File: flow/design.v
module cordicp(
  x,
  clk,
  rst,
  en,
  lookup,
  y,
  valid);
input [31:0] x;
input clk;
input en;
input rst;
input [2047:0] lookup;
wire [63:0] tab [31:0];
output reg [63:0] y;
output reg valid;
reg [63:0] x_reg;
reg [4:0] counter;
reg [1:0] state;
  parameter E_IDLE  = 2'd0;
  parameter E_CALC  = 2'd1;
always @ (posedge clk) begin
  if (rst == 1'b1) begin
    x_reg <= {16'h00, x, 16'h00};
    y <= 64'h0000_0001_0000_0000;  
    counter <= 4'b0;
    valid <= 1'b0;
    state <= E_IDLE;
  end else begin
  case (state)
    E_IDLE: begin
      x_reg <= {16'h00, x, 16'h00};
      valid <= 1'b0;
      if (en == 1'b1) begin
        state <= E_CALC;
        y <= 64'h0000_0001_0000_0000;  
      end
    end
    E_CALC: begin
      counter <= counter+1;
      if (x_reg > tab[counter]) begin
        x_reg <= x_reg - tab[counter];
        if (counter < 5'd16)
          y <= y << (5'd16 - counter);
        else
          y <= y + (y >> (counter - 5'd15));
      end
      if (counter == 5'd31) begin
        state <= E_IDLE;
        valid <= 1'b1;
      end
    end
  endcase
  end
end
genvar i;
generate
  for (i=0; i<32; i=i+1) begin : U
    assign tab[31-i] = lookup[(i*64+63):i*64];
  end
endgenerate
endmodule
module cordicn(
  x,
  clk,
  rst,
  en,
  lookup,
  y,
  valid);
input [31:0] x;
input clk;
input en;
input rst;
input [2047:0] lookup;
wire [63:0] tab [31:0];
output reg [63:0] y;
output reg valid;
reg [63:0] x_reg;
reg [4:0] counter;
reg [1:0] state;
  parameter E_IDLE  = 2'd0;
  parameter E_CALC  = 2'd1;
always @ (posedge clk) begin
  if (rst == 1'b1) begin
    x_reg <= {16'h00, x, 16'h00};
    y <= 64'h0000_0001_0000_0000;  
    counter <= 4'b0;
    valid <= 1'b0;
    state <= E_IDLE;
  end else begin
  case (state)
    E_IDLE: begin
      x_reg <= {16'h00, x, 16'h00};
      valid <= 1'b0;
      if (en == 1'b1) begin
        state <= E_CALC;
        y <= 64'h0000_0001_0000_0000;  
      end
    end
    E_CALC: begin
      counter <= counter+1;
      if (x_reg > tab[counter]) begin
        x_reg <= x_reg - tab[counter];
        if (counter < 5'd16)
          y <= y >> (5'd16 - counter);
        else
          y <= y - (y >> (counter - 5'd14));
      end
      if (counter == 5'd31) begin
        state <= E_IDLE;
        valid <= 1'b1;
      end 
    end
  endcase
  end
end
genvar i;
generate
  for (i=0; i<32; i=i+1) begin : U
    assign tab[31-i] = lookup[(i*64+63):i*64];
  end
endgenerate
endmodule
module top
(
  clk,
  rst,
  x,
  en,
  epx,
  sinhx,
  coshx,
  valid
);
input             clk;
input             rst;
input      [31:0] x;
input             en;
output reg [31:0] epx;
       reg [31:0] enx;
output reg [31:0] sinhx;
output reg [31:0] coshx;
output reg        valid;
wire [2047:0] lookupp;
wire [2047:0] lookupn;
wire   [31:0] w_sinhx;
wire   [31:0] w_coshx;
wire   [63:0] w_epx;
wire   [63:0] w_enx;
wire          w_valid;
wire          validp;
wire          validn;
cordicp epos (
  .x      (x),
  .clk    (clk),
  .rst    (rst),
  .en     (en),
  .lookup (lookupp),
  .y      (w_epx),
  .valid  (validp)
);
cordicn eneg (
  .x      (x),
  .clk    (clk),
  .rst    (rst),
  .en     (en),
  .lookup (lookupn),
  .y      (w_enx),
  .valid  (validn)
);
always @ (posedge clk) begin
  if (rst == 1'b1) begin
    epx   <= 32'b0;
    enx   <= 32'b0;
    sinhx <= 32'b0;
    coshx <= 32'b0;
    valid <=  1'b0;
  end else begin
  if (validp == 1'b1)
    epx <= w_epx[47:16];
  if (validn == 1'b1)
    enx <= w_enx[47:16];
  sinhx <= w_sinhx;
  coshx <= w_coshx;
  valid <= w_valid;
  end
end
assign w_sinhx = (w_epx [47:16] - w_enx [47:16]) >> 1;
assign w_coshx = (w_epx [47:16] + w_enx [47:16]) >> 1;
assign w_valid = validn & validp;
assign lookupp = { 
  64'h0000_000B_1721_7F7D,    
  64'h0000_000A_65AF_6785,    
  64'h0000_0009_B43D_4F8D,    
  64'h0000_0009_02CB_3795,    
  64'h0000_0008_5159_1F9D,    
  64'h0000_0007_9FE7_07A6,    
  64'h0000_0006_EE74_EFAE,    
  64'h0000_0006_3D02_D7B6,    
  64'h0000_0005_8B90_BFBE,    
  64'h0000_0004_DA1E_A7C6,    
  64'h0000_0004_28AC_8FCE,    
  64'h0000_0003_773A_77D7,    
  64'h0000_0002_C5C8_5FDF,   
  64'h0000_0002_1456_47E7,   
  64'h0000_0001_62E4_2FEF,   
  64'h0000_0000_B172_17F7,   
  64'h0000_0000_67CC_8FB2,   
  64'h0000_0000_391F_EF8F,   
  64'h0000_0000_1E27_076E,  
  64'h0000_0000_0F85_1860, 
  64'h0000_0000_07E0_A6C3, 
  64'h0000_0000_03F8_1516, 
  64'h0000_0000_01FE_02A6, 
  64'h0000_0000_00FF_8055, 
  64'h0000_0000_007F_E00A,
  64'h0000_0000_003F_F801,
  64'h0000_0000_001F_FE00,
  64'h0000_0000_000F_FF80,
  64'h0000_0000_0007_FFE0,
  64'h0000_0000_0003_FFF8,
  64'h0000_0000_0001_FFFE,
  64'h0000_0000_0000_FFFF
  };
assign lookupn = {
    64'h0000_000B_1721_7F7D,      
    64'h0000_000A_65AF_6785,      
    64'h0000_0009_B43D_4F8D,      
    64'h0000_0009_02CB_3795,      
    64'h0000_0008_5159_1F9D,      
    64'h0000_0007_9FE7_07A6,      
    64'h0000_0006_EE74_EFAE,      
    64'h0000_0006_3D02_D7B6,      
    64'h0000_0005_8B90_BFBE,      
    64'h0000_0004_DA1E_A7C6,      
    64'h0000_0004_28AC_8FCE,      
    64'h0000_0003_773A_77D7,      
    64'h0000_0002_C5C8_5FDF,     
    64'h0000_0002_1456_47E7,     
    64'h0000_0001_62E4_2FEF,     
    64'h0000_0000_B172_17F7, 
    64'h0000_0000_49A5_8844, 
    64'h0000_0000_222F_1D04, 
    64'h0000_0000_1085_98B5, 
    64'h0000_0000_0820_AEC4, 
    64'h0000_0000_0408_1596,
    64'h0000_0000_0202_02AE,
    64'h0000_0000_0100_8055,
    64'h0000_0000_0080_200A,
    64'h0000_0000_0040_0801,
    64'h0000_0000_0020_0200,
    64'h0000_0000_0010_0080,
    64'h0000_0000_0008_0020,
    64'h0000_0000_0004_0008,
    64'h0000_0000_0002_0002,
    64'h0000_0000_0001_0000,
    64'h0000_0000_0000_8000
    };
endmodule
File: flow/run.sh
#!/bin/bash
# the make line also repeats each setting of config.mk as NAME=value (left out here)
make -C /OpenROAD-flow-scripts/flow DESIGN_CONFIG=/design/flow/config.mk WORK_HOME=/design/flow/orfs CLKGATE_MAP_FILE= finish
File: flow/config.mk
export PLATFORM = sky130hd
export DESIGN_NAME = top
export DESIGN_NICKNAME = top
export VERILOG_FILES = /design/flow/design.v
export SDC_FILE = /design/flow/constraint.sdc
export NUM_CORES = 4
export LEC_CHECK = 0
export CAP_MARGIN = 20
export CORE_MARGIN = 2
export CORE_UTILIZATION = 65
export MAX_ROUTING_LAYER = met4
export SETUP_SLACK_MARGIN = 1.16
export SLEW_MARGIN = 20
File: flow/constraint.sdc
create_clock -name core_clock -period 6.51 [get_ports {clk}]
set_input_delay 1.3020 -clock core_clock [delete_from_list [all_inputs] [get_ports {clk}]]
set_output_delay 1.3020 -clock core_clock [all_outputs]
set_load 0.01 [all_outputs]
==> results.toml, run 1 <==
# physical design summary
[global_route]
grt-ovfl-total = 82
track_usage = 0.757

[placement]
io_buffers = 129
dp_hpwl_mm = 111
place.gp.congestion = 1.11
dp_cells = 6256

[outcome]
haltStage = "global routing"
stop_error = "[ERROR GRT-0232] Routing congestion too high. Check the congestion heatmap in the GUI."
status = "stopped before the end"

[clocking]
clock_path_buffers = 3
cts.sinks = 367
htreeDepth = 2
cts-root-buf = "clkbuf_16"
numCtsBuffers = 45

[floorplanning]
core.rowCount = 91
fp_util = 0.657
die_area_sq_um = 64200
coreArea_sq_um = 61600
die_h_um = 253
io_pins = 132
die_w_um = 253

[logic_synthesis]
top_area_cell = "dfxtp_1"
ys_sh_mux = 0.127
top_cell = "nor2_1"
synth-async-reset-ratio = 0
ys_sh_adder = 0.0880
synth_top_area_share = 0.150
synthTopCellsByCount = "nor2_1 (703), nand2_1 (533), a21oi_1 (515), o21ai_0 (471), mux2i_1 (409)"
topCombFamilyByArea = "AND-OR/OR-AND gates"
syn_area_sq_um = 40400
ys_top_cells_by_area = "dfxtp_1 (15%), mux2i_1 (10%), ha_1 (8.5%)"
ys_cells = 5545
avgSynthCellArea_sq_um = 7.29
yosys_area_sq_um = 40400
synth_warnings = 3
ff_type = "dfxtp_1"
ys_sh_aoi = 0.265
synthesis.instances = 5545
synth_flops = 367
ys_sh_simple = 0.208
synthXorXnorAreaFrac = 0.0606
synthDistinctLibCells = 99
yosysSeqAreaShare = 0.197
edf_count = 64
==> metal layers <==
metal | overflow | global-route usage
met1 | 3 | 0.755
met2 | 32 | 0.911
met3 | 11 | 0.576
met4 | 36 | 0.725
met5 | - | -
==> metrics by stage <==
step | hold slack, ns | setup slack, ns | power (mW) | area (sq um)
after CTS | 0.466 | 0.889 | 12.7 | 48300
after detailed placement | 0.452 | 0.141 | 9.36 | 43200
after global placement | 0.439 | 0.239 | 9.29 | 43200
after floorplan | 0.426 | 0.297 | 7.65 | 41500
==> timing repair <==
item | 4_1_cts
setup endpoints to repair | 305
hold buffers | 0
setup buffers | 188
pin swaps | 105
gates cloned | 20
resized | 411
==> inputs of run 2 (changes only) <==
Settings changed: ABC_AREA set to 1, CAP_MARGIN 20 to 25, CELL_PAD_IN_SITES_GLOBAL_PLACEMENT set to 2, CORE_MARGIN 2 to 8, CORE_UTILIZATION 65 to 40, GPL_ROUTABILITY_DRIVEN set to 0, GPL_TIMING_DRIVEN set to 0, HOLD_SLACK_MARGIN set to 0.24, MIN_ROUTING_LAYER set to met2, SETUP_SLACK_MARGIN 1.16 to not set, SLEW_MARGIN 20 to 10, TNS_END_PERCENT set to 30.
Clock period 6.51 ns to 8.0 ns, I/O delays scaled along.
==> results.toml, run 2 <==
# physical design summary
[clocking]
hold_buffers = 0
cts-root-buf = "clkbuf_16"
cts.sinks = 367
post_cts_resized = 0
post_cts_buffers = 0
htreeDepth = 2
numCtsBuffers = 48
clock_path_buffers = 3

[logic_synthesis]
synthXorXnorAreaFrac = 0.0219
yosysSeqAreaShare = 0.169
synth_warnings = 3
ff_type = "dfxtp_1"
ys_top_cells_by_area = "nand2_1 (21%), dfxtp_1 (13%), nand3_1 (12%)"
synthTopCellsByCount = "nand2_1 (2689), inv_1 (1146), nand3_1 (1121), nor2_1 (913), o21ai_0 (598)"
topCombFamilyByArea = "simple AND/OR/NAND/NOR gates"
avgSynthCellArea_sq_um = 5.41
synth_top_area_share = 0.214
synthesis.instances = 8723
edf_count = 64
top_cell = "nand2_1"
ys_sh_aoi = 0.150
ys_sh_simple = 0.454
syn_area_sq_um = 47200
synth_flops = 367
ys_sh_mux = 0.00681
ys_sh_adder = 0.0754
synthDistinctLibCells = 58
yosys_area_sq_um = 47200
synth-async-reset-ratio = 0
ys_cells = 8723
top_area_cell = "nand2_1"

[floorplanning]
die_h_um = 360
die_w_um = 360
fp_util = 0.402
core.rowCount = 126
io_pins = 132
coreArea_sq_um = 118000
die_area_sq_um = 129000

[global_route]
grt-ovfl-total = 1850
track_usage = 0.768

[outcome]
stop_error = "[ERROR GRT-0116] Global routing finished with congestion. Check the congestion regions in the DRC Viewer."
haltStage = "global routing"
status = "stopped before the end"

[placement]
io_buffers = 128
dp_hpwl_mm = 211
-- run 2: routing by layer --
| layer | overflow | global-route usage |
|---|---|---|
| met1 | - | - |
| met5 | - | - |
| met4 | 88 | 0.464 |
| met3 | 1696 | 0.920 |
| met2 | 66 | 0.798 |
-- run 2: through the flow --
step | total power [mW] | worst slack (ns) | area, sq um | instances
floorplan | 8.74 | 2.86 | 47200 | 8724
CTS | 14.7 | 0.881 | 52200 | 10500
detailed placement | 12.3 | 0.920 | 50500 | 10400
global placement | 12.3 | 0.327 | 50400 | 10400
==> inputs of run 3 (changes only) <==
Settings changed: ABC_AREA 1 to not set, CAP_MARGIN 25 to 20, CELL_PAD_IN_SITES_GLOBAL_PLACEMENT 2 to not set, CORE_MARGIN 8 to 2, GPL_ROUTABILITY_DRIVEN 0 to not set, GPL_TIMING_DRIVEN 0 to not set, HOLD_SLACK_MARGIN 0.24 to not set, MAX_ROUTING_LAYER met4 to not set, MIN_ROUTING_LAYER met2 to not set, PLACE_DENSITY set to 0.6, SETUP_SLACK_MARGIN set to 0.27, SLEW_MARGIN 10 to 20, TNS_END_PERCENT 30 to not set.
Clock period 8.0 ns to 7.66 ns, I/O delays scaled along.
==> results.toml, run 3 <==
# generated from flow reports
[final_timing]
setup_tns_ns = 0
final-hold-violation-count = 0
hold_ws_ns = 0.451
slew_headroom = 0.229
fmax_mhz = 140
setup_viol = 0
rsz0062_at_grt = "false"
worst_pin_slew_ns = 1.15
fin_skew_ns = 0.0410
slew_violations = 0
finalClockPeriodUsage = 0.930
period_needed_ns = 7.12

[pwr]
power_sequential_mw = 2.30
clkPwrFrac = 0.234
sw_frac_of_total = 0.455
p_sw_mw = 4.73
p_int_mw = 5.68
power_density_nw_per_um2 = 234
power_frac_comb = 0.545
p_clk_mw = 2.44
p_seq_frac = 0.221
powerComb_mw = 5.68
power_top_consumer = "combinational logic"
leakagePower_nw = 19.2
ir_drop_mv = 0.211

[cells_and_area]
nets = 5745
seq_area_sq_um = 8000
fill_cells = 10400
comb_area_sq_um = 30600
area_delta_synth_final_pct = 10.2

[logic_synthesis]
synth_flops = 367
ys_sh_aoi = 0.265
synthDistinctLibCells = 99
yosys_area_sq_um = 40400
avgSynthCellArea_sq_um = 7.29
ys_sh_simple = 0.208
top_area_cell = "dfxtp_1"
ys_sh_mux = 0.127
ys_cells = 5545
top_cell = "nor2_1"
synth_warnings = 3
syn_area_sq_um = 40400
synthTopCellsByCount = "nor2_1 (703), nand2_1 (533), a21oi_1 (515), o21ai_0 (471), mux2i_1 (409)"
synth-async-reset-ratio = 0
yosysSeqAreaShare = 0.197
synthXorXnorAreaFrac = 0.0606
synthesis.instances = 5545
ys_top_cells_by_area = "dfxtp_1 (15%), mux2i_1 (10%), ha_1 (8.5%)"
topCombFamilyByArea = "AND-OR/OR-AND gates"
ys_sh_adder = 0.0880
synth_top_area_share = 0.150
ff_type = "dfxtp_1"
edf_count = 64

[clocking]
clk_latency_ns = 0.66
cts-root-buf = "clkbuf_16"
cts_tree = "done"
htreeDepth = 2
post_cts_buffers = 0
clock_path_buffers = 3
hold_buffers = 0
cts.sinks = 367
numCtsBuffers = 49
clk_pin_slew_ns = 0.06

[min_path]
hold_depth = 1
min-delay-start = "eneg.x_reg[0]"
hold_class = "reg -> reg"
worstHoldEndpoint = "eneg.x_reg[0]"

[placement]
dp_hpwl_mm = 118
io_buffers = 129
place.gp.congestion = 1.05

[critical_path]
worstReg2RegEnd = "eneg.y[58]"
startpoint_type = "flop"
cp.required_ns = 8.19
rr_worst_depth = 23
r2r_slack_ns = 0.54
crit_cells = 23
slowest_delay_ns = 0.52
crit_arrival_ns = 7.65
crit_top_cell = "mux2i_1"
crit_path_end_kind = "flop"
crit_buf_inv = 2
cp_max_fo = 70
cp_slowest_cell = "o21ai_0"
crit_end = "eneg.y[58]"
setup.worst_path.class = "reg -> reg"
cp-startpoint = "eneg.counter[2]"
worstReg2RegStart = "eneg.counter[2]"
critPathTopFamily = "AND-OR/OR-AND gates"
crit_path_cell_trace = "inv_2 > ha_1 > or3b_1 > a21oi_4 > mux2i_4 > buf_12 > mux2i_1 > mux2i_1 > mux2i_1 > mux2i_1 > mux2i_1 > ha_1 > a211oi_1 > a21oi_1 > o21ai_0 > a211oi_1 > o21ai_0 > o32ai_2 > o21ai_1 > a21oi_1 > or3_1 > a32oi_1 > a21oi_1"

[floorplanning]
coreArea_sq_um = 100000
fp_util = 0.404
core.rowCount = 116
die_w_um = 322
die_h_um = 322
die_area_sq_um = 104000
io_pins = 132

[global_route]
grt_pass1_vias = 38500
grt_first_pass_wirelength_mm = 236
grt-ovfl-total = 0
track_usage = 0.289
grt_antenna_before_repair = 0
grt_max_degree = 128

[route]
vias = 41600
drt-initial-drc-count = 4405
firstDrtPassIters = 6
drt.antenna.violating_nets = 0
antennaDiodeCount = 0
drcViolationCount = 0
post_drt_wl_per_cell_um = 22.9
wirelength_mm = 155
via_per_inst = 6.14

[job]
maxCapViolCount = 0
warning_count = 68

[outcome]
status = "finished clean"
run 3: repair_timing:
action	CTS	global route
endpoints found under the setup margin	0	54
hold endpoints to repair	0	0
resized	0	12
run 3: cell type report:
cell class | count | share of cell area
Multi-Input combinational cell | 4625 | 0.687
Sequential cell | 367 | 0.179
Timing Repair Buffer | 223 | 0.0463
Tap cell | 1298 | 0.0364
Clock buffer | 60 | 0.0291
Inverter | 163 | 0.0138
Clock inverter | 31 | 0.00859
run 3: per-layer routing:
layer | vias to the layer above | wire length [um] | track usage
met5 | - | 0 | 0
met4 | 0 | 6260 | 0.111
met3 | 281 | 10700 | 0.0402
met2 | 1686 | 70800 | 0.470
met1 | 19700 | 67300 | 0.385
li1 | 19900 | - | -
run 3: stage by stage:
step / utilization / worst slack, ns / instances / cell area, sq um / power [mW]
finish: 0.445 / 0.540 / 6767 / 44600 / 10.4
global route: 0.445 / 0.272 / 6767 / 44600 / 11.0
CTS: 0.445 / 0.486 / 6767 / 44500 / 10.3
detailed placement: 0.428 / 0.508 / 6676 / 42800 / 7.85
global placement: 0.428 / 0.405 / 6676 / 42800 / 7.87
floorplan: - / 0.298 / 5546 / 40500 / 6.25
==> inputs of run 4 (changes only) <==
Settings changed: CAP_MARGIN 20 to 5, CORE_UTILIZATION 40 to 66, CTS_CLUSTER_SIZE set to 56, MAX_ROUTING_LAYER set to met4, SETUP_SLACK_MARGIN 0.27 to not set.
Clock period 7.66 ns to 5.15 ns, I/O delays scaled along.
==> results.toml, run 4 <==
# physical design summary
[global_route]
track_usage = 0.772
grt-ovfl-total = 163

[floorplanning]
die_h_um = 252
core.rowCount = 90
io_pins = 132
die_w_um = 252
fp_util = 0.669
die_area_sq_um = 63300
coreArea_sq_um = 60500

[placement]
place.gp.congestion = 1.14
dp_cells = 7142
placed_area_sq_um = 50700
dpl_worst_slack_ns = -1.07
io_buffers = 129
dp_hpwl_mm = 123

[outcome]
haltStage = "global routing"
stop_error = "[ERROR GRT-0116] Global routing finished with congestion. Check the congestion regions in the DRC Viewer."
status = "stopped before the end"

[logic_synthesis]
synthTopCellsByCount = "nor2_1 (703), nand2_1 (533), a21oi_1 (515), o21ai_0 (471), mux2i_1 (409)"
yosys_area_sq_um = 40400
ff_type = "dfxtp_1"
ys_sh_adder = 0.0880
ys_sh_aoi = 0.265
topCombFamilyByArea = "AND-OR/OR-AND gates"
ys_top_cells_by_area = "dfxtp_1 (15%), mux2i_1 (10%), ha_1 (8.5%)"
edf_count = 64
synth_warnings = 3
syn_area_sq_um = 40400
top_cell = "nor2_1"
synth_flops = 367
yosysSeqAreaShare = 0.197
synth-async-reset-ratio = 0
synthDistinctLibCells = 99
ys_sh_mux = 0.127
ys_cells = 5545
synthesis.instances = 5545
avgSynthCellArea_sq_um = 7.29
synthXorXnorAreaFrac = 0.0606
top_area_cell = "dfxtp_1"
synth_top_area_share = 0.150
ys_sh_simple = 0.208

[clocking]
numCtsBuffers = 44
cts.sinks = 367
cts-root-buf = "clkbuf_16"
htreeDepth = 2
clock_path_buffers = 3
==> run 4: stage by stage <==
stage	setup TNS [ns]	power, mW	hold WS [ns]
floorplan	-111.17	9.75	0.426
global placement	-94.02	13.7	0.435
detailed placement	-117.40	13.9	0.452
CTS	-51.16	18.7	0.467
==> run 4: what timing repair did <==
action / 4_1_cts
setup buffers: 177
resized: 445
cloned: 19
endpoints found under the setup margin: 300
hold buffers: 0
pin swaps: 184
==> run 4: layer usage <==
metal / GRT overflow / GRT usage
met5: - / -
met4: 73 / 0.775
met3: 16 / 0.562
met2: 74 / 0.946
met1: 0 / 0.761
==> inputs of run 5 (changes only) <==
Settings changed: ABC_AREA set to 0, CAP_MARGIN 5 to 40, CELL_PAD_IN_SITES_GLOBAL_PLACEMENT set to 0, CORE_UTILIZATION 66 to 63, CTS_CLUSTER_SIZE 56 to not set, PLACE_DENSITY 0.6 to 0.64, SETUP_SLACK_MARGIN set to 0.87, SLEW_MARGIN 20 to 25, TNS_END_PERCENT set to 55.
Clock period 5.15 ns to 6.28 ns, I/O delays scaled along.
==> results.toml, run 5 <==
# generated from flow reports
[logic_synthesis]
ff_type = "dfxtp_1"
ys_sh_adder = 0.0880
yosys_area_sq_um = 40400
ys_sh_aoi = 0.265
synth-async-reset-ratio = 0
topCombFamilyByArea = "AND-OR/OR-AND gates"
top_area_cell = "dfxtp_1"
synth_warnings = 3
syn_area_sq_um = 40400
ys_cells = 5545
ys_sh_mux = 0.127
synth_top_area_share = 0.150
ys_top_cells_by_area = "dfxtp_1 (15%), mux2i_1 (10%), ha_1 (8.5%)"
edf_count = 64
synth_flops = 367
top_cell = "nor2_1"
synthesis.instances = 5545
synthTopCellsByCount = "nor2_1 (703), nand2_1 (533), a21oi_1 (515), o21ai_0 (471), mux2i_1 (409)"
avgSynthCellArea_sq_um = 7.29
ys_sh_simple = 0.208
synthXorXnorAreaFrac = 0.0606
yosysSeqAreaShare = 0.197
synthDistinctLibCells = 99

[critical_path]
rr_worst_depth = 27
cp.required_ns = 6.79
crit_buf_inv = 5
cp-startpoint = "eneg.counter[2]"
crit_arrival_ns = 7.88
cp_slowest_cell = "mux2i_1"
slowest_delay_ns = 0.88
crit_end = "eneg.y[63]"
worstReg2RegEnd = "eneg.y[63]"
startpoint_type = "flop"
crit_path_end_kind = "flop"
setup.worst_path.class = "reg -> reg"
crit_cells = 27
cp_max_fo = 14
worstReg2RegStart = "eneg.counter[2]"
r2r_slack_ns = -1.08
critPathTopFamily = "AND-OR/OR-AND gates"

[pwr]
power_density_nw_per_um2 = 297
power_frac_comb = 0.617
sw_frac_of_total = 0.465
powerComb_mw = 9.31
p_sw_mw = 7.00
power_sequential_mw = 2.83
p_clk_mw = 2.94
p_seq_frac = 0.188
p_int_mw = 8.07
power_top_consumer = "combinational logic"
total_power_mw = 15.1
ir_drop_mv = 0.380
leakagePower_nw = 21.1
clkPwrFrac = 0.195

[clocking]
clk_latency_ns = 0.64
cts_tree = "done"
hold_buffers = 0
clock_path_buffers = 3
htreeDepth = 2
cts-root-buf = "clkbuf_16"
numCtsBuffers = 46
clk_pin_slew_ns = 0.07
cts.sinks = 367

[global_route]
use_met3 = 0.0853
track_usage = 0.458
grt-ovfl-total = 0
grt-busiest-layer = "met2"
met1_usage = 0.578
grt_pass1_vias = 41500
grt_util_met2 = 0.698
grt_max_degree = 141
grt_antenna_before_repair = 7
grt_first_pass_wirelength_mm = 236

[route]
drt.antenna.violating_nets = 0
firstDrtPassIters = 13
via_per_inst = 7.24
vias = 48400
drt-initial-drc-count = 8663
wirelength_mm = 177
drcViolationCount = 0
post_drt_wl_per_cell_um = 26.5

[floorplanning]
die_area_sq_um = 66200
coreArea_sq_um = 63300
die_h_um = 257
fp_util = 0.639
core.rowCount = 92
die_w_um = 257
io_pins = 132

[placement]
placed_area_sq_um = 43600
io_buffers = 129
place.gp.congestion = 1.05
dp_hpwl_mm = 112

[min_path]
hold_depth = 1
worstHoldEndpoint = "eneg.x_reg[0]"
min-delay-start = "eneg.x_reg[0]"
hold_class = "reg -> reg"

[job]
warning_count = 75
maxCapViolCount = 0

[outcome]
so_faults = "negative setup slack"
status = "failed layout checks"

[final_timing]
slew_violations = 0
worst_pin_slew_ns = 1.11
fin_skew_ns = 0.0362
fmax_mhz = 136
period_needed_ns = 7.36
setup_tns_ns = -28.28
setup_viol = 48
hold_ws_ns = 0.452
setup_ws_ns = -1.08
final-hold-violation-count = 0
slew_headroom = 0.239
rsz0062_at_grt = "true"
finalClockPeriodUsage = 1.17

[cells_and_area]
fill_cells = 4123
area_delta_synth_final_pct = 25.6
final_area_sq_um = 50800
comb_area_sq_um = 34000
nets = 6104
seq_area_sq_um = 8010
## run 5: what timing repair did
item / CTS / global route
pin swaps: 88 / 175
resized: 275 / 436
endpoints found under the setup margin: 296 / 287
setup buffers: 149 / 119
cloned: 4 / 8
## run 5: stage by stage
stage          std cells  setup WS [ns]  utilization
2_1_floorplan       5546         0.0670            -
3_3_place_gp        6302          0.160        0.687
3_5_place_dp        6305         0.0238        0.688
4_1_cts             6544          0.638        0.752
5_1_grt             6683         -0.893        0.803
6_report            6686          -1.08        0.803
## run 5: layout make-up
class	count	area share
sequential	367	0.158
timing repair buffer	584	0.107
tap	846	0.0208
multi-input combinational	4626	0.670
inverter	163	0.0126
clock inverter	27	0.00635
antenna	14	0.000689
clock buffer	59	0.0254
## run 5: layer usage
layer | vias up | share of wire | wire length [um]
met3 | 1388 | 0.14 | 25100
met2 | 4391 | 0.42 | 73600
met4 | 0 | 0.091 | 16100
met5 | - | 0 | 0
met1 | 22000 | 0.35 | 62100
li1 | 20600 | - | -
==> inputs of run 6 (changes only) <==
Settings changed: CAP_MARGIN 40 to 20, CELL_PAD_IN_SITES_GLOBAL_PLACEMENT 0 to not set, CORE_ASPECT_RATIO set to 0.83, CORE_MARGIN 2 to 4, CORE_UTILIZATION 63 to 40, CTS_CLUSTER_DIAMETER set to 90, MAX_ROUTING_LAYER met4 to not set, MIN_ROUTING_LAYER set to met2, PLACE_DENSITY 0.64 to not set, PLACE_DENSITY_LB_ADDON set to 0.14, SETUP_SLACK_MARGIN 0.87 to not set, SLEW_MARGIN 25 to 10, TNS_END_PERCENT 55 to not set.
Clock period 6.28 ns to 8.0 ns, I/O delays scaled along.
==> results.toml, run 6 <==
# physical design summary
[logic_synthesis]
ys_sh_adder = 0.0880
edf_count = 64
ff_type = "dfxtp_1"
synthXorXnorAreaFrac = 0.0606
yosysSeqAreaShare = 0.197
ys_top_cells_by_area = "dfxtp_1 (15%), mux2i_1 (10%), ha_1 (8.5%)"
syn_area_sq_um = 40400
synth_flops = 367
avgSynthCellArea_sq_um = 7.29
yosys_area_sq_um = 40400
top_cell = "nor2_1"
synthTopCellsByCount = "nor2_1 (703), nand2_1 (533), a21oi_1 (515), o21ai_0 (471), mux2i_1 (409)"
synth-async-reset-ratio = 0
ys_cells = 5545
ys_sh_simple = 0.208
ys_sh_aoi = 0.265
synth_warnings = 3
synth_top_area_share = 0.150
top_area_cell = "dfxtp_1"
synthDistinctLibCells = 99
synthesis.instances = 5545
topCombFamilyByArea = "AND-OR/OR-AND gates"
ys_sh_mux = 0.127

[floorplanning]
io_pins = 132
die_w_um = 357
core.rowCount = 105
coreArea_sq_um = 99600
die_area_sq_um = 106000
die_h_um = 298
fp_util = 0.406

[clocking]
cts-root-buf = "clkbuf_16"
numCtsBuffers = 50
clock_path_buffers = 3
hold_buffers = 0
htreeDepth = 2
cts.sinks = 367
post_cts_resized = 0
post_cts_buffers = 0

[outcome]
haltStage = "global routing"
stop_error = "[ERROR GRT-0116] Global routing finished with congestion. Check the congestion regions in the DRC Viewer."
status = "stopped before the end"

[placement]
dpl_worst_slack_ns = 0.692
dp_hpwl_mm = 137
place.gp.congestion = 1.12
dp_cells = 6733
io_buffers = 129

[global_route]
grt-ovfl-total = 4
track_usage = 0.547
run 6: metrics by stage:
stage	instance area, sq um	hold slack [ns]
2_1_floorplan	40500	0.426
4_1_cts	44900	0.462
3_3_place_gp	43100	0.438
3_5_place_dp	43100	0.447
run 6: per-layer routing:
metal | global-route usage | GRT overflow
met1 | - | -
met2 | 0.562 | 0
met3 | 0.768 | 3
met4 | 0.180 | 0
met5 | 0.472 | 1
==> inputs of run 7 (changes only) <==
Settings changed: CAP_MARGIN 20 to 0, CELL_PAD_IN_SITES_GLOBAL_PLACEMENT set to 3, CORE_ASPECT_RATIO 0.83 to not set, CORE_MARGIN 4 to 2, CORE_UTILIZATION 40 to 26, CTS_CLUSTER_DIAMETER 90 to not set, GPL_TIMING_DRIVEN set to 0, MIN_ROUTING_LAYER met2 to not set, PLACE_DENSITY set to 0.9, PLACE_DENSITY_LB_ADDON 0.14 to not set, SETUP_SLACK_MARGIN set to 3.27, SLEW_MARGIN 10 to 15, TNS_END_PERCENT set to 55.
Clock period 8.0 ns to 11.8 ns, I/O delays scaled along.
==> results.toml, run 7 <==
# generated from flow reports
[placement]
io_buffers = 129
dp_hpwl_mm = 158
place.gp.congestion = 1.02

[critical_path]
critPathTopFamily = "buffers and inverters"
rr_worst_depth = 33
setup.worst_path.class = "reg -> reg"
cp-startpoint = "eneg.counter[0]"
cp_max_fo = 11
crit_end = "eneg.y[56]"
crit_buf_inv = 12
crit_path_end_kind = "flop"
crit_cells = 33
r2r_slack_ns = 3.48
slowest_delay_ns = 0.39
crit_top_cell = "buf_4"
worstReg2RegEnd = "eneg.y[56]"
cp_slowest_cell = "dfxtp_2"
worstReg2RegStart = "eneg.counter[0]"
startpoint_type = "flop"
crit_arrival_ns = 8.86
cp.required_ns = 12.33

[pwr]
leakagePower_nw = 19.6
p_int_mw = 3.79
power_frac_comb = 0.562
p_seq_frac = 0.208
power_top_consumer = "combinational logic"
total_power_mw = 7.26
ir_drop_mv = 0.129
p_clk_mw = 1.67
power_density_nw_per_um2 = 155
sw_frac_of_total = 0.478
power_sequential_mw = 1.51
clkPwrFrac = 0.230
p_sw_mw = 3.47
powerComb_mw = 4.08

[global_route]
grt_antenna_before_repair = 4
grt_pass1_vias = 42000
grt-ovfl-total = 0
grt_first_pass_wirelength_mm = 287
grt_max_degree = 33
track_usage = 0.240

[floorplanning]
core.rowCount = 144
io_pins = 132
fp_util = 0.262
die_w_um = 398
coreArea_sq_um = 154000
die_area_sq_um = 159000
die_h_um = 398

[route]
wirelength_mm = 199
drt.antenna.violating_nets = 0
m1WireLength_mm = 85.1
drt-initial-drc-count = 4537
drcViolationCount = 0
highest_layer = "met5"
post_drt_wl_per_cell_um = 25.5
wl_met2_mm = 90.6
vias = 44200
route.met3.wl_mm = 13.6
firstDrtPassIters = 6
via_per_inst = 5.64

[logic_synthesis]
synthXorXnorAreaFrac = 0.0606
ys_top_cells_by_area = "dfxtp_1 (15%), mux2i_1 (10%), ha_1 (8.5%)"
synth_warnings = 3
synthDistinctLibCells = 99
top_area_cell = "dfxtp_1"
synthTopCellsByCount = "nor2_1 (703), nand2_1 (533), a21oi_1 (515), o21ai_0 (471), mux2i_1 (409)"
avgSynthCellArea_sq_um = 7.29
top_cell = "nor2_1"
ys_cells = 5545
ff_type = "dfxtp_1"
syn_area_sq_um = 40400
ys_sh_mux = 0.127
topCombFamilyByArea = "AND-OR/OR-AND gates"
yosys_area_sq_um = 40400
yosysSeqAreaShare = 0.197
ys_sh_aoi = 0.265
ys_sh_adder = 0.0880
edf_count = 64
synthesis.instances = 5545
synth_flops = 367
synth_top_area_share = 0.150
synth-async-reset-ratio = 0
ys_sh_simple = 0.208

[clocking]
clk_pin_slew_ns = 0.06
htreeDepth = 2
hold_buffers = 0
cts-root-buf = "clkbuf_16"
cts.sinks = 367
cts_tree = "done"
clock_path_buffers = 3
clk_latency_ns = 0.68
numCtsBuffers = 50

[final_timing]
fin_skew_ns = 0.0348
slew_headroom = 0.115
fmax_mhz = 120
period_needed_ns = 8.32
final-hold-violation-count = 0
setup_tns_ns = 0
setup_viol = 0
worst_pin_slew_ns = 1.33
rsz0062_at_grt = "false"
slew_violations = 0
finalClockPeriodUsage = 0.705

[min_path]
min-delay-start = "eneg.x_reg[0]"
hold_depth = 1
hold_class = "reg -> reg"
worstHoldEndpoint = "eneg.x_reg[0]"

[cells_and_area]
nets = 6067
area_delta_synth_final_pct = 16.1

[outcome]
status = "finished clean"

[job]
maxCapViolCount = 0
warning_count = 67
==> run 7: layout make-up <==
class                           count  area, sq um
Antenna cell                        1         2.50
Buffer                            391         1650
Clock buffer                       67         1390
Clock inverter                     25          359
Fill cell                       17100       107000
Inverter                          163          616
Multi-Input combinational cell   4625        30900
Sequential cell                   367         7990
Tap cell                         2044         2560
Timing Repair Buffer              153         1490
==> run 7: routing by layer <==
metal	up-vias	GRT usage
met4	2	0.105
met5	-	0
li1	20500	-
met1	21400	0.316
met3	424	0.0327
met2	1859	0.391
==> run 7: what timing repair did <==
action                                  4_1_cts  5_1_grt
pin swaps                                     4       10
buffers inserted                              7       14
endpoints found under the setup margin      303      238
gates resized                                99      151
==> run 7: metrics by stage <==
stage	hold slack [ns]	cells	util	setup WS, ns	instance area [sq um]
final	0.464	7836	0.304	3.48	47000
after global routing	0.488	7835	0.304	3.23	47000
after CTS	0.462	7821	0.301	3.23	46500
after detailed placement	0.448	7722	0.288	0.248	44400
after global placement	0.439	7719	0.287	0.0420	44300
after floorplan	0.426	5546	-	3.94	40500
==> inputs of run 8 (changes only) <==
Settings changed: CELL_PAD_IN_SITES_GLOBAL_PLACEMENT 3 to 0, CORE_UTILIZATION 26 to 72, CTS_CLUSTER_SIZE set to 34, GPL_TIMING_DRIVEN 0 to not set, MAX_ROUTING_LAYER set to met4, PLACE_DENSITY 0.9 to not set, PLACE_DENSITY_LB_ADDON set to 0.04, SETUP_SLACK_MARGIN 3.27 to 0.87, SLEW_MARGIN 15 to 25.
Clock period 11.8 ns to 6.62 ns, I/O delays scaled along.
==> results.toml, run 8 <==
# physical design summary
[logic_synthesis]
ff_type = "dfxtp_1"
ys_sh_aoi = 0.265
edf_count = 64
avgSynthCellArea_sq_um = 7.29
synth-async-reset-ratio = 0
synth_flops = 367
top_cell = "nor2_1"
synth_top_area_share = 0.150
yosys_area_sq_um = 40400
yosysSeqAreaShare = 0.197
synth_warnings = 3
synthesis.instances = 5545
topCombFamilyByArea = "AND-OR/OR-AND gates"
ys_top_cells_by_area = "dfxtp_1 (15%), mux2i_1 (10%), ha_1 (8.5%)"
synthXorXnorAreaFrac = 0.0606
ys_sh_simple = 0.208
ys_cells = 5545
synthDistinctLibCells = 99
synthTopCellsByCount = "nor2_1 (703), nand2_1 (533), a21oi_1 (515), o21ai_0 (471), mux2i_1 (409)"
syn_area_sq_um = 40400
ys_sh_mux = 0.127
top_area_cell = "dfxtp_1"
ys_sh_adder = 0.0880

[floorplanning]
io_pins = 132
die_area_sq_um = 58100
core.rowCount = 86
coreArea_sq_um = 55300
die_w_um = 241
fp_util = 0.731
die_h_um = 241

[clocking]
cts.sinks = 367
cts-root-buf = "clkbuf_16"
clock_path_buffers = 3
htreeDepth = 2
numCtsBuffers = 44

[outcome]
status = "stopped before the end"
stop_error = "[ERROR GRT-0232] Routing congestion too high. Check the congestion heatmap in the GUI."
haltStage = "global routing"

[placement]
dp_cells = 6165
place.gp.congestion = 1.16
dp_hpwl_mm = 107
io_buffers = 129
dpl_worst_slack_ns = 0.247

[global_route]
track_usage = 0.816
grt-ovfl-total = 320
run 8: repair_timing:
item,in CTS
pin swaps,40
gates cloned,4
hold endpoints to repair,0
buffers inserted,67
endpoints found under the setup margin,255
gates resized,141
hold buffers,0
run 8: per-layer routing:
layer	overflow	track usage
met4	103	0.761
met1	37	0.826
met5	-	-
met2	145	0.940
met3	35	0.669
run 8: stage by stage:
step,hold WS (ns),instance area (sq um)
3_5_place_dp,0.441,42800
3_3_place_gp,0.436,42800
2_1_floorplan,0.426,41200
4_1_cts,0.456,45600
==> inputs of run 9 (changes only) <==
Settings changed: ABC_AREA 0 to not set, CAP_MARGIN 0 to 20, CELL_PAD_IN_SITES_GLOBAL_PLACEMENT 0 to not set, CORE_UTILIZATION 72 to 70, CTS_CLUSTER_SIZE 34 to 38, PLACE_DENSITY set to 0.6, PLACE_DENSITY_LB_ADDON 0.04 to not set, SETUP_SLACK_MARGIN 0.87 to not set, SLEW_MARGIN 25 to 20, TNS_END_PERCENT 55 to not set.
Clock period 6.62 ns to 5.18 ns, I/O delays scaled along.
==> results.toml, run 9 <==
# physical design summary
[logic_synthesis]
top_area_cell = "dfxtp_1"
synth-async-reset-ratio = 0
ys_sh_mux = 0.127
synth_flops = 367
synthXorXnorAreaFrac = 0.0606
ys_sh_simple = 0.208
ys_sh_adder = 0.0880
ys_top_cells_by_area = "dfxtp_1 (15%), mux2i_1 (10%), ha_1 (8.5%)"
ys_sh_aoi = 0.265
yosysSeqAreaShare = 0.197
top_cell = "nor2_1"
topCombFamilyByArea = "AND-OR/OR-AND gates"
synthDistinctLibCells = 99
synthTopCellsByCount = "nor2_1 (703), nand2_1 (533), a21oi_1 (515), o21ai_0 (471), mux2i_1 (409)"
ys_cells = 5545
synthesis.instances = 5545
syn_area_sq_um = 40400
yosys_area_sq_um = 40400
synth_top_area_share = 0.150
edf_count = 64
synth_warnings = 3
ff_type = "dfxtp_1"
avgSynthCellArea_sq_um = 7.29

[placement]
io_buffers = 129
placed_area_sq_um = 50200
place.gp.congestion = 1.20
dpl_worst_slack_ns = -0.827
dp_hpwl_mm = 122

[floorplanning]
coreArea_sq_um = 57400
fp_util = 0.705
die_area_sq_um = 59700
die_h_um = 244
core.rowCount = 88
io_pins = 132
die_w_um = 244

[outcome]
status = "stopped before the end"
haltStage = "clock tree synthesis"
stop_error = "[ERROR DPL-0033] detailed placement checks failed during check placement."
run 9: metrics by stage:
step / hold slack [ns] / util / std cells / total power, mW / TNS [ns]
floorplan: 0.426 / - / 5546 / 9.69 / -103.14
global placement: 0.435 / 0.875 / 7090 / 13.4 / -61.53
detailed placement: 0.458 / 0.875 / 7090 / 13.7 / -103.06
==> inputs of run 10 (changes only) <==
Settings changed: ABC_AREA set to 1, CORE_MARGIN 2 to 8, CORE_UTILIZATION 70 to 40, CTS_CLUSTER_SIZE 38 to not set, MAX_ROUTING_LAYER met4 to not set, TNS_END_PERCENT set to 30.
Clock period 5.18 ns to 8.0 ns, I/O delays scaled along.
==> results.toml, run 10 <==
# generated from flow reports
[final_timing]
slew_headroom = 0.264
fmax_mhz = 154
setup_tns_ns = 0
final-hold-violation-count = 0
rsz0062_at_grt = "false"
setup_ws_ns = 1.52
slew_violations = 0
worst_pin_slew_ns = 1.09
finalClockPeriodUsage = 0.810
period_needed_ns = 6.48
setup_viol = 0
hold_ws_ns = 0.468
fin_skew_ns = 0.0319

[min_path]
worstHoldEndpoint = "valid"
hold_class = "reg -> reg"
min-delay-start = "eneg.valid"
hold_depth = 2

[logic_synthesis]
yosys_area_sq_um = 47200
avgSynthCellArea_sq_um = 5.41
ys_sh_mux = 0.00681
syn_area_sq_um = 47200
synth_top_area_share = 0.214
synth_flops = 367
ys_cells = 8723
ys_top_cells_by_area = "nand2_1 (21%), dfxtp_1 (13%), nand3_1 (12%)"
ys_sh_simple = 0.454
topCombFamilyByArea = "simple AND/OR/NAND/NOR gates"
ys_sh_adder = 0.0754
yosysSeqAreaShare = 0.169
ff_type = "dfxtp_1"
synthDistinctLibCells = 58
synthesis.instances = 8723
synthTopCellsByCount = "nand2_1 (2689), inv_1 (1146), nand3_1 (1121), nor2_1 (913), o21ai_0 (598)"
top_cell = "nand2_1"
edf_count = 64
synth_warnings = 3
ys_sh_aoi = 0.150
top_area_cell = "nand2_1"
synthXorXnorAreaFrac = 0.0219
synth-async-reset-ratio = 0

[floorplanning]
die_h_um = 360
core.rowCount = 126
coreArea_sq_um = 118000
die_area_sq_um = 129000
io_pins = 132
fp_util = 0.402
die_w_um = 360

[pwr]
power_top_consumer = "combinational logic"
ir_drop_mv = 0.232
power_density_nw_per_um2 = 289
p_clk_mw = 2.53
p_int_mw = 6.47
power_frac_comb = 0.666
power_sequential_mw = 2.43
p_sw_mw = 8.40
clkPwrFrac = 0.170
p_seq_frac = 0.163
powerComb_mw = 9.91
leakagePower_nw = 26.1
sw_frac_of_total = 0.565

[critical_path]
slowest_delay_ns = 0.80
crit_buf_inv = 5
worstReg2RegEnd = "eneg.y[17]"
cp_max_fo = 34
crit_end = "eneg.y[17]"
critPathTopFamily = "simple AND/OR/NAND/NOR gates"
crit_top_cell = "nand2_1"
cp_slowest_cell = "inv_2"
startpoint_type = "flop"
cp-startpoint = "eneg.counter[4]"
rr_worst_depth = 26
cp.required_ns = 8.56
crit_path_end_kind = "flop"
setup.worst_path.class = "reg -> reg"
worstReg2RegStart = "eneg.counter[4]"
r2r_slack_ns = 1.52
crit_cells = 26
crit_arrival_ns = 7.04

[cells_and_area]
fin_cells = 10200
comb_area_sq_um = 33500
final_area_sq_um = 51500
fill_cells = 13400
seq_area_sq_um = 8000
nets = 8973
area_delta_synth_final_pct = 9.01

[global_route]
grt_first_pass_wirelength_mm = 342
grt-ovfl-total = 0
track_usage = 0.340
grt_antenna_before_repair = 8
grt_pass1_vias = 53000
grt_max_degree = 87

[route]
firstDrtPassIters = 7
via_per_inst = 5.68
drcViolationCount = 0
vias = 58200
drt-initial-drc-count = 7784
drt.antenna.violating_nets = 0
post_drt_wl_per_cell_um = 22.8
wirelength_mm = 233

[clocking]
post_cts_buffers = 0
clock_path_buffers = 3
clk_latency_ns = 0.68
hold_buffers = 0
post_cts_resized = 0
cts.sinks = 367
numCtsBuffers = 51
clk_pin_slew_ns = 0.06
cts-root-buf = "clkbuf_16"
htreeDepth = 2
cts_tree = "done"

[placement]
place.gp.congestion = 1.07
dp_hpwl_mm = 190
placed_area_sq_um = 49700
dp_cells = 10100
dpl_worst_slack_ns = 1.48
io_buffers = 129

[job]
warning_count = 66
maxCapViolCount = 0

[outcome]
status = "finished clean"
==> run 10: layout make-up <==
type	instances	share of cell area
Antenna cell	4	0.000194
Clock buffer	67	0.0284
Clock inverter	26	0.00654
Inverter	1163	0.0850
Multi-Input combinational cell	6875	0.651
Sequential cell	367	0.155
Tap cell	1536	0.0373
Timing Repair Buffer	199	0.0360
==> run 10: layer usage <==
layer	vias up	global-route usage	share of wire
met5	-	0	0.00018
met4	6	0.0906	0.031
met3	373	0.0866	0.11
met2	2852	0.502	0.41
met1	26800	0.487	0.45
li1	28100	-	-
==> run 10: metrics by stage <==
step	power (mW)	utilization
after floorplan	8.74	-
after global placement	12.0	0.422
after detailed placement	12.0	0.422
after CTS	14.6	0.438
after global routing	15.8	0.438
final	14.9	0.438
==> inputs of run 11 (changes only) <==
Settings changed: ABC_AREA 1 to not set, CORE_MARGIN 8 to 2, CORE_UTILIZATION 40 to 72, CTS_CLUSTER_SIZE set to 40, PLACE_DENSITY 0.6 to not set, PLACE_DENSITY_LB_ADDON set to 0.26, TNS_END_PERCENT 30 to not set.
Clock period 8.0 ns to 6.53 ns, I/O delays scaled along.
==> results.toml, run 11 <==
# generated from flow reports
[clocking]
clock_path_buffers = 3
numCtsBuffers = 43
cts-root-buf = "clkbuf_16"
clk_latency_ns = 0.62
cts_tree = "done"
cts.sinks = 367
htreeDepth = 2
clk_pin_slew_ns = 0.06

[placement]
placed_area_sq_um = 42500
place.gp.congestion = 1.15
dp_cells = 6150
dp_hpwl_mm = 104
io_buffers = 129

[critical_path]
crit_end = "eneg.y[63]"
crit_path_end_kind = "flop"
rr_worst_depth = 24
cp-startpoint = "eneg.counter[0]"
crit_arrival_ns = 7.05
crit_cells = 24
setup.worst_path.class = "reg -> reg"
worstReg2RegStart = "eneg.counter[0]"
r2r_slack_ns = -0.01
cp_slowest_cell = "a31oi_1"
worstReg2RegEnd = "eneg.y[63]"
crit_top_cell = "ha_1"
slowest_delay_ns = 0.69
crit_path_cell_trace = "clkinv_2 > ha_1 > and2_1 > ha_1 > a21oi_4 > mux2i_4 > buf_12 > mux2i_4 > mux2i_1 > mux2i_2 > buf_4 > nand2_1 > a31oi_1 > ha_1 > a21oi_1 > o21ai_0 > nand2b_1 > nand2_1 > a221oi_1 > o21ai_0 > a2111oi_2 > a211oi_1 > a31o_2 > a32o_1"
crit_buf_inv = 3
cp.required_ns = 7.04
cp_max_fo = 27
startpoint_type = "flop"
critPathTopFamily = "AND-OR/OR-AND gates"

[final_timing]
finalClockPeriodUsage = 1.00
period_needed_ns = 6.54
worst_pin_slew_ns = 1.11
setup_viol = 1
final-hold-violation-count = 0
fin_skew_ns = 0.0302
slew_violations = 0
fmax_mhz = 153
setup_ws_ns = -0.0120
setup_tns_ns = -0.0120
slew_headroom = 0.258

[logic_synthesis]
avgSynthCellArea_sq_um = 7.29
ys_sh_simple = 0.208
top_cell = "nor2_1"
syn_area_sq_um = 40400
ff_type = "dfxtp_1"
synth_flops = 367
yosysSeqAreaShare = 0.197
synth_warnings = 3
synthesis.instances = 5545
ys_cells = 5545
topCombFamilyByArea = "AND-OR/OR-AND gates"
edf_count = 64
ys_top_cells_by_area = "dfxtp_1 (15%), mux2i_1 (10%), ha_1 (8.5%)"
ys_sh_adder = 0.0880
top_area_cell = "dfxtp_1"
synthTopCellsByCount = "nor2_1 (703), nand2_1 (533), a21oi_1 (515), o21ai_0 (471), mux2i_1 (409)"
yosys_area_sq_um = 40400
synthDistinctLibCells = 99
synth_top_area_share = 0.150
synthXorXnorAreaFrac = 0.0606
synth-async-reset-ratio = 0
ys_sh_aoi = 0.265
ys_sh_mux = 0.127

[min_path]
min-delay-start = "epos.x_reg[14]"
hold_class = "reg -> reg"
hold_depth = 2
worstHoldEndpoint = "epos.x_reg[14]"

[global_route]
grt_antenna_before_repair = 3
grt_pass1_vias = 40700
grt_first_pass_wirelength_mm = 218
track_usage = 0.469
grt-ovfl-total = 0
grt_max_degree = 125

[cells_and_area]
final_area_sq_um = 44400
fin_cells = 6250
area_delta_synth_final_pct = 9.83
final_core_util = 0.803
nets = 5781

[pwr]
leakagePower_nw = 19.3
sw_frac_of_total = 0.462
p_clk_mw = 2.58
powerComb_mw = 6.92
power_sequential_mw = 2.70
p_int_mw = 6.57
power_frac_comb = 0.567
clkPwrFrac = 0.211
power_density_nw_per_um2 = 275
p_seq_frac = 0.222
p_sw_mw = 5.64
power_top_consumer = "combinational logic"
ir_drop_mv = 0.262

[route]
drcViolationCount = 0
vias = 45100
firstDrtPassIters = 13
wirelength_mm = 145
post_drt_wl_per_cell_um = 23.2
via_per_inst = 7.22
drt.antenna.violating_nets = 0
drt-initial-drc-count = 8656

[floorplanning]
core.rowCount = 86
io_pins = 132
fp_util = 0.731
coreArea_sq_um = 55300
die_w_um = 241
die_area_sq_um = 58100
die_h_um = 241

[outcome]
so_faults = "negative setup slack"
status = "failed layout checks"

[job]
warning_count = 69
maxCapViolCount = 0
-- run 11: layer usage --
layer  wire length, um  track usage  vias to the layer above  share of wire
met5                14            0                        -       0.000097
met2             60400        0.700                     3795           0.42
met3             20600        0.144                     1022           0.14
met4             11800        0.306                        2          0.082
li1                  -            -                    20000              -
met1             52100        0.585                    20300           0.36
-- run 11: timing repair --
item	CTS	global route
setup buffers	0	17
hold buffers	0	0
endpoints found under the setup margin	0	125
resized	0	85
-- run 11: metrics by stage --
| stage | total power [mW] | worst slack (ns) | hold slack (ns) |
|---|---|---|---|
| 2_1_floorplan | 7.36 | 0.0126 | 0.426 |
| 3_3_place_gp | 8.93 | 0.156 | 0.436 |
| 3_5_place_dp | 9.07 | 0.0619 | 0.450 |
| 4_1_cts | 11.7 | 0.0152 | 0.468 |
| 5_1_grt | 12.7 | -0.174 | 0.494 |
| 6_report | 12.2 | -0.0120 | 0.470 |
-- run 11: area by class of cell --
cell class	count	area (sq um)
Multi-Input combinational cell	4625	30900
Sequential cell	367	8000
Antenna cell	2	5.00
Tap cell	748	936
Clock buffer	56	1150
Fill cell	3824	10900
Timing Repair Buffer	265	2510
Inverter	163	621
Clock inverter	24	302
==> inputs of run 12 (changes only) <==
Settings changed: ABC_AREA set to 0, CELL_PAD_IN_SITES_GLOBAL_PLACEMENT set to 0, CORE_UTILIZATION 72 to 63, CTS_CLUSTER_DIAMETER set to 233, CTS_CLUSTER_SIZE 40 to not set, MAX_ROUTING_LAYER set to met4, PLACE_DENSITY_LB_ADDON 0.26 to 0.04, SETUP_SLACK_MARGIN set to 0.87, SLEW_MARGIN 20 to 25, TNS_END_PERCENT set to 55.
Clock period 6.53 ns to 5.23 ns, I/O delays scaled along.
==> results.toml, run 12 <==
# physical design summary
[outcome]
status = "stopped before the end"
haltStage = "global routing"
stop_error = "[ERROR GRT-0232] Routing congestion too high. Check the congestion heatmap in the GUI."

[clocking]
cts.sinks = 367
numCtsBuffers = 46
htreeDepth = 2
clock_path_buffers = 3
hold_buffers = 0
cts-root-buf = "clkbuf_16"

[logic_synthesis]
avgSynthCellArea_sq_um = 7.29
ys_sh_mux = 0.127
synth-async-reset-ratio = 0
synthesis.instances = 5545
ys_top_cells_by_area = "dfxtp_1 (15%), mux2i_1 (10%), ha_1 (8.5%)"
yosysSeqAreaShare = 0.197
synthXorXnorAreaFrac = 0.0606
synth_flops = 367
top_area_cell = "dfxtp_1"
edf_count = 64
ys_sh_adder = 0.0880
topCombFamilyByArea = "AND-OR/OR-AND gates"
syn_area_sq_um = 40400
ys_sh_aoi = 0.265
synth_warnings = 3
ys_sh_simple = 0.208
synth_top_area_share = 0.150
yosys_area_sq_um = 40400
synthTopCellsByCount = "nor2_1 (703), nand2_1 (533), a21oi_1 (515), o21ai_0 (471), mux2i_1 (409)"
top_cell = "nor2_1"
synthDistinctLibCells = 99
ys_cells = 5545
ff_type = "dfxtp_1"

[floorplanning]
die_w_um = 257
io_pins = 132
coreArea_sq_um = 63300
die_area_sq_um = 66200
fp_util = 0.639
die_h_um = 257
core.rowCount = 92

[global_route]
track_usage = 0.769
grt-ovfl-total = 622

[placement]
dpl_worst_slack_ns = -0.695
placed_area_sq_um = 50500
dp_cells = 7185
place.gp.congestion = 1.13
dp_hpwl_mm = 127
io_buffers = 129
[run 12: what timing repair did]
action | 4_1_cts
gates resized | 380
endpoints found under the setup margin | 320
pin swaps | 140
endpoints found under the hold margin | 0
gates cloned | 12
buffers inserted | 123
[run 12: metal layers]
layer | GRT overflow | global-route usage
met5 | - | -
met1 | 18 | 0.789
met3 | 16 | 0.558
met4 | 182 | 0.703
met2 | 406 | 0.936
==> inputs of run 13 (changes only) <==
Settings changed: ABC_AREA 0 to not set, CELL_PAD_IN_SITES_GLOBAL_PLACEMENT 0 to not set, CORE_UTILIZATION 63 to 58, CTS_CLUSTER_DIAMETER 233 to 380, MAX_ROUTING_LAYER met4 to not set, PLACE_DENSITY_LB_ADDON 0.04 to not set, SETUP_SLACK_MARGIN 0.87 to -0.47, SLEW_MARGIN 25 to 20, TNS_END_PERCENT 55 to not set.
Clock period 5.23 ns to 5.12 ns, I/O delays scaled along.
==> results.toml, run 13 <==
# generated from flow reports
[outcome]
status = "failed layout checks"
so_faults = "max-capacitance violations, max-slew violations, negative setup slack"

[clocking]
clock_path_buffers = 3
cts_tree = "done"
numCtsBuffers = 48
cts-root-buf = "clkbuf_16"
cts.sinks = 367
hold_buffers = 0
htreeDepth = 2
clk_latency_ns = 0.65
clk_pin_slew_ns = 0.06

[final_timing]
setup_viol = 301
hold_ws_ns = 0.470
slew_headroom = -0.0740
setup_tns_ns = -161.82
slew_violations = 3
period_needed_ns = 7.97
setup_ws_ns = -2.85
final-hold-violation-count = 0
rsz0062_at_grt = "true"
fin_skew_ns = 0.0339
worst_pin_slew_ns = 1.61
finalClockPeriodUsage = 1.56
fmax_mhz = 125

[critical_path]
cp_slowest_cell = "a21oi_1"
crit_top_cell = "buf_4"
critPathTopFamily = "AND-OR/OR-AND gates"
r2r_slack_ns = -2.85
cp.required_ns = 5.65
rr_worst_depth = 28
crit_end = "eneg.y[58]"
cp-startpoint = "eneg.counter[1]"
crit_path_end_kind = "flop"
worstReg2RegStart = "eneg.counter[1]"
slowest_delay_ns = 1.22
setup.worst_path.class = "reg -> reg"
worstReg2RegEnd = "eneg.y[58]"
crit_arrival_ns = 8.50
crit_cells = 28
cp_max_fo = 13
crit_buf_inv = 9
startpoint_type = "flop"

[logic_synthesis]
synth-async-reset-ratio = 0
avgSynthCellArea_sq_um = 7.29
synth_top_area_share = 0.150
ys_sh_aoi = 0.265
synthesis.instances = 5545
ys_sh_adder = 0.0880
edf_count = 64
yosysSeqAreaShare = 0.197
synthTopCellsByCount = "nor2_1 (703), nand2_1 (533), a21oi_1 (515), o21ai_0 (471), mux2i_1 (409)"
synth_warnings = 3
ys_sh_mux = 0.127
yosys_area_sq_um = 40400
top_cell = "nor2_1"
ys_cells = 5545
synthDistinctLibCells = 99
topCombFamilyByArea = "AND-OR/OR-AND gates"
synthXorXnorAreaFrac = 0.0606
ys_top_cells_by_area = "dfxtp_1 (15%), mux2i_1 (10%), ha_1 (8.5%)"
ys_sh_simple = 0.208
synth_flops = 367
top_area_cell = "dfxtp_1"
ff_type = "dfxtp_1"
syn_area_sq_um = 40400

[global_route]
grt_pass1_vias = 46600
grt_antenna_before_repair = 7
track_usage = 0.464
grt_first_pass_wirelength_mm = 263
grt-ovfl-total = 0
grt_max_degree = 85

[pwr]
p_sw_mw = 9.38
sw_frac_of_total = 0.458
p_seq_frac = 0.169
power_density_nw_per_um2 = 355
p_clk_mw = 3.64
power_top_consumer = "combinational logic"
powerComb_mw = 13.4
p_int_mw = 11.1
leakagePower_nw = 25.4
power_frac_comb = 0.654
clkPwrFrac = 0.178
ir_drop_mv = 0.359
power_sequential_mw = 3.45

[route]
wirelength_mm = 198
via_per_inst = 6.92
drt.antenna.violating_nets = 0
post_drt_wl_per_cell_um = 25.8
firstDrtPassIters = 17
drt-initial-drc-count = 9045
vias = 52900
drcViolationCount = 0

[cells_and_area]
area_delta_synth_final_pct = 42.4
final_area_sq_um = 57600
comb_area_sq_um = 34000
seq_area_sq_um = 8000
fin_cells = 7651
nets = 6993
fill_cells = 4082

[min_path]
worstHoldEndpoint = "epos.x_reg[11]"
min-delay-start = "epos.x_reg[11]"
hold_class = "reg -> reg"
hold_depth = 2

[placement]
io_buffers = 129
dp_cells = 7441
place.gp.congestion = 1.04
dp_hpwl_mm = 131
placed_area_sq_um = 51700

[floorplanning]
core.rowCount = 96
die_area_sq_um = 71900
fp_util = 0.588
coreArea_sq_um = 68800
die_w_um = 268
io_pins = 132
die_h_um = 268

[job]
maxCapViolCount = 1
warning_count = 71
## run 13: final cells by class
| cell class | count | share of cell area |
|---|---|---|
| multi-input combinational | 4625 | 0.591 |
| timing repair buffer | 1472 | 0.210 |
| sequential | 367 | 0.139 |
| clock buffer | 58 | 0.0226 |
| tap | 931 | 0.0202 |
| inverter | 163 | 0.0110 |
| clock inverter | 32 | 0.00593 |
| antenna | 3 | 0.000130 |
## run 13: what timing repair did
item,4_1_cts,5_1_grt
endpoints found under the setup margin,144,283
gates resized,157,516
gates cloned,3,8
buffers inserted,62,109
pin swaps,60,154
## run 13: layer usage
| metal | vias to the layer above | wire length (um) | share of wire | global-route usage |
|---|---|---|---|---|
| met4 | 22 | 16900 | 0.085 | 0.231 |
| li1 | 22400 | - | - | - |
| met3 | 1498 | 29800 | 0.15 | 0.120 |
| met2 | 4637 | 80400 | 0.41 | 0.705 |
| met5 | - | 449 | 0.0023 | 0 |
| met1 | 24300 | 70100 | 0.35 | 0.608 |
## run 13: per-stage QoR
step	util	worst slack [ns]	power (mW)
2_1_floorplan	-	-1.08	9.69
3_3_place_gp	0.751	-0.836	14.0
3_5_place_dp	0.751	-0.930	14.1
4_1_cts	0.792	-0.615	18.3
5_1_grt	0.837	-2.83	21.0
6_report	0.837	-2.85	20.5
==> inputs of run 14 (changes only) <==
Settings changed: CORE_UTILIZATION 58 to 40, CTS_CLUSTER_DIAMETER 380 to not set, PLACE_DENSITY set to 0.6, SETUP_SLACK_MARGIN -0.47 to not set.
Clock period 5.12 ns to 7.88 ns, I/O delays scaled along.
==> results.toml, run 14 <==
# generated from flow reports
[critical_path]
crit_end = "eneg.x_reg[19]"
slowest_delay_ns = 0.63
startpoint_type = "flop"
worstReg2RegStart = "eneg.counter[4]"
crit_arrival_ns = 7.54
rr_worst_depth = 27
crit_path_end_kind = "flop"
critPathTopFamily = "simple AND/OR/NAND/NOR gates"
cp_slowest_cell = "dfxtp_1"
setup.worst_path.class = "reg -> reg"
cp_max_fo = 19
worstReg2RegEnd = "eneg.x_reg[19]"
crit_cells = 27
cp.required_ns = 8.25
crit_buf_inv = 7
cp-startpoint = "eneg.counter[4]"
r2r_slack_ns = 0.71

[route]
vias = 41700
antennaDiodeCount = 0
post_drt_wl_per_cell_um = 23.3
wirelength_mm = 157
drt.antenna.violating_nets = 0
drt-initial-drc-count = 3869
via_per_inst = 6.17
drcViolationCount = 0
firstDrtPassIters = 6

[logic_synthesis]
yosys_area_sq_um = 40400
ys_sh_aoi = 0.265
ys_cells = 5545
synthDistinctLibCells = 99
synth_flops = 367
avgSynthCellArea_sq_um = 7.29
syn_area_sq_um = 40400
yosysSeqAreaShare = 0.197
ys_sh_adder = 0.0880
synthTopCellsByCount = "nor2_1 (703), nand2_1 (533), a21oi_1 (515), o21ai_0 (471), mux2i_1 (409)"
synth-async-reset-ratio = 0
top_area_cell = "dfxtp_1"
synth_warnings = 3
synthXorXnorAreaFrac = 0.0606
edf_count = 64
ff_type = "dfxtp_1"
topCombFamilyByArea = "AND-OR/OR-AND gates"
synthesis.instances = 5545
ys_top_cells_by_area = "dfxtp_1 (15%), mux2i_1 (10%), ha_1 (8.5%)"
ys_sh_simple = 0.208
synth_top_area_share = 0.150
ys_sh_mux = 0.127
top_cell = "nor2_1"

[global_route]
grt_max_degree = 127
track_usage = 0.294
grt_pass1_vias = 39000
grt-ovfl-total = 0
grt_first_pass_wirelength_mm = 238
grt_antenna_before_repair = 4

[floorplanning]
die_h_um = 322
die_area_sq_um = 104000
die_w_um = 322
core.rowCount = 116
io_pins = 132
fp_util = 0.404
coreArea_sq_um = 100000

[pwr]
p_clk_mw = 2.56
power_sequential_mw = 2.23
powerComb_mw = 5.54
clkPwrFrac = 0.248
leakagePower_nw = 19.3
p_sw_mw = 4.67
p_seq_frac = 0.216
ir_drop_mv = 0.188
sw_frac_of_total = 0.451
power_frac_comb = 0.536
power_top_consumer = "combinational logic"
p_int_mw = 5.67
power_density_nw_per_um2 = 232

[final_timing]
setup_viol = 0
period_needed_ns = 7.17
worst_pin_slew_ns = 1.06
fmax_mhz = 140
rsz0062_at_grt = "false"
slew_violations = 0
fin_skew_ns = 0.0317
slew_headroom = 0.292
finalClockPeriodUsage = 0.910
setup_tns_ns = 0
final-hold-violation-count = 0

[clocking]
clock_path_buffers = 3
htreeDepth = 2
numCtsBuffers = 49
clk_latency_ns = 0.66
cts-root-buf = "clkbuf_16"
cts_tree = "done"
post_cts_buffers = 0
cts.sinks = 367
clk_pin_slew_ns = 0.06

[placement]
dp_hpwl_mm = 120
dp_cells = 6668
place.gp.congestion = 1.00
io_buffers = 129

[cells_and_area]
area_delta_synth_final_pct = 10.3
nets = 5737
final_core_util = 0.446
fin_cells = 6757

[outcome]
status = "finished clean"

[min_path]
min-delay-start = "eneg.x_reg[0]"
hold_depth = 1
hold_class = "reg -> reg"
worstHoldEndpoint = "eneg.x_reg[0]"

[job]
warning_count = 68
maxCapViolCount = 0
[run 14: timing repair]
| action | 4_1_cts | 5_1_grt |
|---|---|---|
| gates resized | 0 | 1 |
| hold buffers | 0 | 0 |
| hold endpoints to repair | 0 | 0 |
| setup endpoints to repair | 0 | 51 |
[run 14: area by class of cell]
cell class | instances | area, sq um
fillers | 10300 | 55500
multi-input cells | 4625 | 30600
flip-flops and latches | 367 | 8000
repair buffers | 215 | 2010
well taps | 1298 | 1620
clock buffers | 59 | 1320
inverters | 163 | 613
clock inverters | 30 | 482
[run 14: metrics by stage]
stage	instance area [sq um]	power, mW	setup WS (ns)	hold WS, ns
floorplan	40500	6.08	0.0228	0.426
global placement	42800	7.69	0.650	0.436
detailed placement	42800	7.68	0.515	0.449
CTS	44600	10.3	0.458	0.464
global route	44600	10.9	0.0825	0.484
finish	44600	10.3	0.712	0.459
[run 14: metal layers]
layer	vias up	global-route usage	wire [um]
li1	19900	-	-
met1	19900	0.396	69500
met2	1528	0.477	71400
met3	293	0.0351	9990
met4	0	0.112	6260
met5	-	0	0
No activity file was given, so power comes from the tool's default toggle rates.
